==> raven: inputs <==
==> flow/design.v <==
module apb_slave (
  input  logic        PCLK,
  input  logic        PRESETn,
  input  logic [31:0] PADDR,
  input  logic        PSEL,
  input  logic        PENABLE,
  input  logic        PWRITE,
  input  logic [31:0] PWDATA,
  output logic [31:0] PRDATA,
  output logic        PREADY,
  output logic        PSLVERR
);
  logic [15:0] [31:0] registers;
  logic [3:0] addr_index;
  logic       addr_valid;
  assign addr_index = PADDR[5:2];
  assign addr_valid = (PADDR[31:6] == 0);
  typedef enum logic [1:0] {
    IDLE,
    SETUP,
    ACCESS
  } apb_state_t;
  apb_state_t current_state, next_state;
  always_ff @(posedge PCLK or negedge PRESETn) begin
    if (!PRESETn) begin
      current_state <= IDLE;
    end else begin
      current_state <= next_state;
    end
  end
  always_comb begin
    case (current_state)
      IDLE: begin
        if (PSEL && !PENABLE)
          next_state = SETUP;
        else
          next_state = IDLE;
      end
      SETUP: begin
        if (PSEL && PENABLE)
          next_state = ACCESS;
        else
          next_state = IDLE;
      end
      ACCESS: begin
        if (PSEL && !PENABLE)
          next_state = SETUP;
        else
          next_state = IDLE;
      end
      default:
        next_state = IDLE;
    endcase
  end
  always_ff @(posedge PCLK or negedge PRESETn) begin
    if (!PRESETn) begin
      for (int i = 0; i < 16; i++)
        registers[i] <= 32'h0;
      PRDATA <= 32'h0;
      PREADY <= 1'b1;   
      PSLVERR <= 1'b0;  
    end
    else begin
      PREADY <= (next_state != SETUP);
      PSLVERR <= 1'b0;
      if (current_state == SETUP && PSEL && PENABLE) begin
        if (!addr_valid) begin
          PSLVERR <= 1'b1;
        end
        else if (!PWRITE) begin
          PRDATA <= registers[addr_index];
        end
      end
      if (current_state == ACCESS && PSEL && PENABLE && addr_valid && PWRITE) begin
        registers[addr_index] <= PWDATA;
      end
    end
  end
endmodule
==> flow/run.sh <==
#!/bin/bash
# the make line also repeats each setting of config.mk as NAME=value (left out here)
make -C /OpenROAD-flow-scripts/flow DESIGN_CONFIG=/design/flow/config.mk WORK_HOME=/design/flow/orfs CLKGATE_MAP_FILE= finish
==> flow/config.mk <==
export PLATFORM = sky130hd
export DESIGN_NAME = apb_slave
export DESIGN_NICKNAME = apb_slave
export VERILOG_FILES = /design/flow/design.v
export SDC_FILE = /design/flow/constraint.sdc
export NUM_CORES = 4
export LEC_CHECK = 0
export ABC_AREA = 1
export CAP_MARGIN = 30
export CELL_PAD_IN_SITES_GLOBAL_PLACEMENT = 3
export CORE_MARGIN = 2
export CORE_UTILIZATION = 15
export CTS_CLUSTER_DIAMETER = 328
export CTS_CLUSTER_SIZE = 10
export GPL_ROUTABILITY_DRIVEN = 1
export GPL_TIMING_DRIVEN = 1
export MAX_ROUTING_LAYER = met4
export MIN_ROUTING_LAYER = met1
export PLACE_DENSITY_LB_ADDON = 0.29
export SLEW_MARGIN = 40
==> flow/constraint.sdc <==
create_clock -name core_clock -period 2.37 [get_ports {PCLK}]
set_input_delay 0.4740 -clock core_clock [delete_from_list [all_inputs] [get_ports {PCLK}]]
set_output_delay 0.4740 -clock core_clock [all_outputs]
set_load 0.01 [all_outputs]
==> inputs of lagoon, as changes to raven <==
Settings changed: ABC_AREA 1 to default, CAP_MARGIN 30 to 10, CELL_PAD_IN_SITES_GLOBAL_PLACEMENT 3 to 0, CORE_UTILIZATION 15 to 72, CTS_CLUSTER_DIAMETER 328 to default, CTS_CLUSTER_SIZE 10 to 41, GPL_ROUTABILITY_DRIVEN 1 to 0, MAX_ROUTING_LAYER met4 to met5, PLACE_DENSITY_LB_ADDON 0.29 to default, SETUP_SLACK_MARGIN from default to 0.63, SLEW_MARGIN 40 to 20, TNS_END_PERCENT from default to 80.
==> flow/constraint.sdc (replaced) <==
create_clock -name core_clock -period 2.18 [get_ports {PCLK}]
set_input_delay 0.4360 -clock core_clock [delete_from_list [all_inputs] [get_ports {PCLK}]]
set_output_delay 0.4360 -clock core_clock [all_outputs]
set_load 0.01 [all_outputs]
==> inputs of pepper, as changes to raven <==
Settings changed: CAP_MARGIN 30 to 10, CELL_PAD_IN_SITES_GLOBAL_PLACEMENT 3 to 0, CORE_UTILIZATION 15 to 72, CTS_CLUSTER_DIAMETER 328 to default, CTS_CLUSTER_SIZE 10 to 43, GPL_ROUTABILITY_DRIVEN 1 to 0, MAX_ROUTING_LAYER met4 to met5, PLACE_DENSITY_LB_ADDON 0.29 to 0.25, SETUP_SLACK_MARGIN from default to -0.05, SLEW_MARGIN 40 to 20, TNS_END_PERCENT from default to 80.
==> flow/constraint.sdc (replaced) <==
create_clock -name core_clock -period 2.25 [get_ports {PCLK}]
set_input_delay 0.4500 -clock core_clock [delete_from_list [all_inputs] [get_ports {PCLK}]]
set_output_delay 0.4500 -clock core_clock [all_outputs]
set_load 0.01 [all_outputs]
==> notes <==
pepper finished with timing, DRC and antenna clean. raven passed the timing, design-rule and antenna checks. lagoon never finished: it broke off in 5_1_grt on DPL-0033. Between pepper and raven, the lower clock power is in raven (gap about 8%, measured against raven). Against raven, the cell count of pepper is lower by 30%. Against pepper, the count of clock-buffer cells in the layout of raven is lower by 17. Against raven, the register-to-register slack of pepper is lower by 0.21 ns. In pepper the worst hold slack is higher than in raven, by 0.065 ns. Setup slack: raven is better than pepper (0.13 ns). In raven the utilization is lower than in pepper, by 66 points. In pepper the sequential share of layout area is higher than in raven, by 3.7 points.
==> figures <==
	pepper	lagoon	raven
Outcome	no timing/DRC/antenna violations	did not finish	no timing/DRC/antenna violations
Failing step	-	5_1_grt	-
Sequential Area	13,700 µm²	-	13,700 µm²
Post-cts resize count	0	251	0
PnR Total Power	22.0 mW	-	21.1 mW
Crit path capture	PRDATA[13]	-	PREADY
Core Box Area	40,600 µm²	33,500 µm²	195,000 µm²
Highest-delay cell along the critical path	sky130_fd_sc_hd__clkdlybuf4s50_1	-	sky130_fd_sc_hd__clkdlybuf4s50_1
Switch share	26.4%	-	30.2%
Non-clock buffer share	11.2%	-	13.2%
Post-synthesis cell type with the largest instance count	sky130_fd_sc_hd__nand2_1	sky130_fd_sc_hd__dfrtp_1	sky130_fd_sc_hd__nand2_1
Die extent in x	207 µm	188 µm	448 µm
Post-Synthesis Cells	4,298	1,518	4,298
FA/HA/MAJ Cells, Area Fraction	0.0846%	0.102%	0.0846%
Die Outline Area	42,700 µm²	35,500 µm²	201,000 µm²
Pre-CTS setup slack	-0.365 ns	-0.905 ns	-0.271 ns
Power group with the largest share	registers	-	registers
Worst clock skew	0.0100 ns	-	0.0231 ns
Total internal power	16.2 mW	-	14.7 mW

---

==> inputs of run X <==
RTL: the design.v shown in full above, as it stands there.
Settings: LEC_CHECK=0, ABC_AREA=1, CAP_MARGIN=20, CORE_MARGIN=2, CORE_UTILIZATION=68, SLEW_MARGIN=20; clock period 2.72 ns.
run.sh (not shown) runs the stock make flow with config.mk's settings and CLKGATE_MAP_FILE=.
==> run F: changes against run X <==
Settings changed: ABC_AREA 1 to unset, CORE_UTILIZATION 68 to 54.
==> flow/constraint.sdc (replaced) <==
create_clock -name core_clock -period 3.81 [get_ports {PCLK}]
set_input_delay 0.7620 -clock core_clock [delete_from_list [all_inputs] [get_ports {PCLK}]]
set_output_delay 0.7620 -clock core_clock [all_outputs]
set_load 0.01 [all_outputs]
==> out/qor.yml <==
timing.hold.ws_ps: 172
cellPowerDensity_nw_per_um2: 422
wl_met3_microns: 1810
worstPathRequired_ps: 4290
synthDistinctLibCells: 38
yosys_cells: 1518
status: "complete, no violations"
[end of results for run F]
==> out/qor.yml <==
status: "complete, no violations"
yosys_cells: 4298
cellPowerDensity_nw_per_um2: 534
worstPathRequired_ps: 2180
wl_met3_microns: 14700
synthDistinctLibCells: 24
[end of results for run X]

---

==> job 3999 <==
Starts from the design.v that is shown in full above.
Settings: LEC_CHECK=0, CAP_MARGIN=20, CORE_MARGIN=2, CORE_UTILIZATION=72, SETUP_SLACK_MARGIN=-0.16, SLEW_MARGIN=20; clock period 2.12 ns.
==> job 1829 (differences from job 3999) <==
--- a/flow/config.mk
+++ b/flow/config.mk
@@ -9,4 +9,4 @@
 export CORE_MARGIN = 2
 export CORE_UTILIZATION = 72
-export SETUP_SLACK_MARGIN = -0.16
+export CTS_CLUSTER_DIAMETER = 104
 export SLEW_MARGIN = 20
==> flow/constraint.sdc (replaced) <==
create_clock -name core_clock -period 2.1 [get_ports {PCLK}]
set_input_delay 0.4200 -clock core_clock [delete_from_list [all_inputs] [get_ports {PCLK}]]
set_output_delay 0.4200 -clock core_clock [all_outputs]
set_load 0.01 [all_outputs]
==> impl_summary.log <==
[report] implementation figures
INFO  metric status = complete, but fails checks
INFO  metric checkFailReasons = setup timing
INFO  metric power.total = 20.9 mW
INFO  metric final-setup-viol-count = 458
INFO  metric critPathLaunchType = register
INFO  metric design.final.nets = 1754
INFO  metric tns = -80.05 ns
INFO  metric post-place-cells = 2042
INFO  metric nNonClkBuffers = 240
INFO  metric post_route_skew = 0.0117 ns
INFO  metric post-route-worst-setup-slack = -0.283 ns
INFO  metric setup.worst_path.end = registers[412]
INFO  metric postCtsResizedCells = 66
INFO  metric cts_made_buffers = 54
INFO  metric leakage = 14.8 nW
-- figures above: job 1829

==> impl_summary.log <==
[report] implementation figures
INFO  metric post-place-cells = 2066
INFO  metric status = complete, but fails checks
INFO  metric design.final.nets = 1753
INFO  metric post-route-worst-setup-slack = -0.167 ns
INFO  metric nNonClkBuffers = 238
INFO  metric postCtsResizedCells = 8
INFO  metric slowest_delay = 0.50 ns
INFO  metric postSynthRegisterBits = 549
INFO  metric cts_made_buffers = 55
INFO  metric leakage = 14.6 nW
INFO  metric setup.worst_path.end = registers[438]
INFO  metric post_route_skew = 0.00910 ns
INFO  metric power.total = 21.1 mW
INFO  metric tns = -46.37 ns
INFO  metric yosys.area_share.simple = 2.01%
INFO  metric checkFailReasons = setup timing
INFO  metric final-setup-viol-count = 480
-- figures above: job 3999

No activity file was given, so power comes from the tool's default toggle rates.
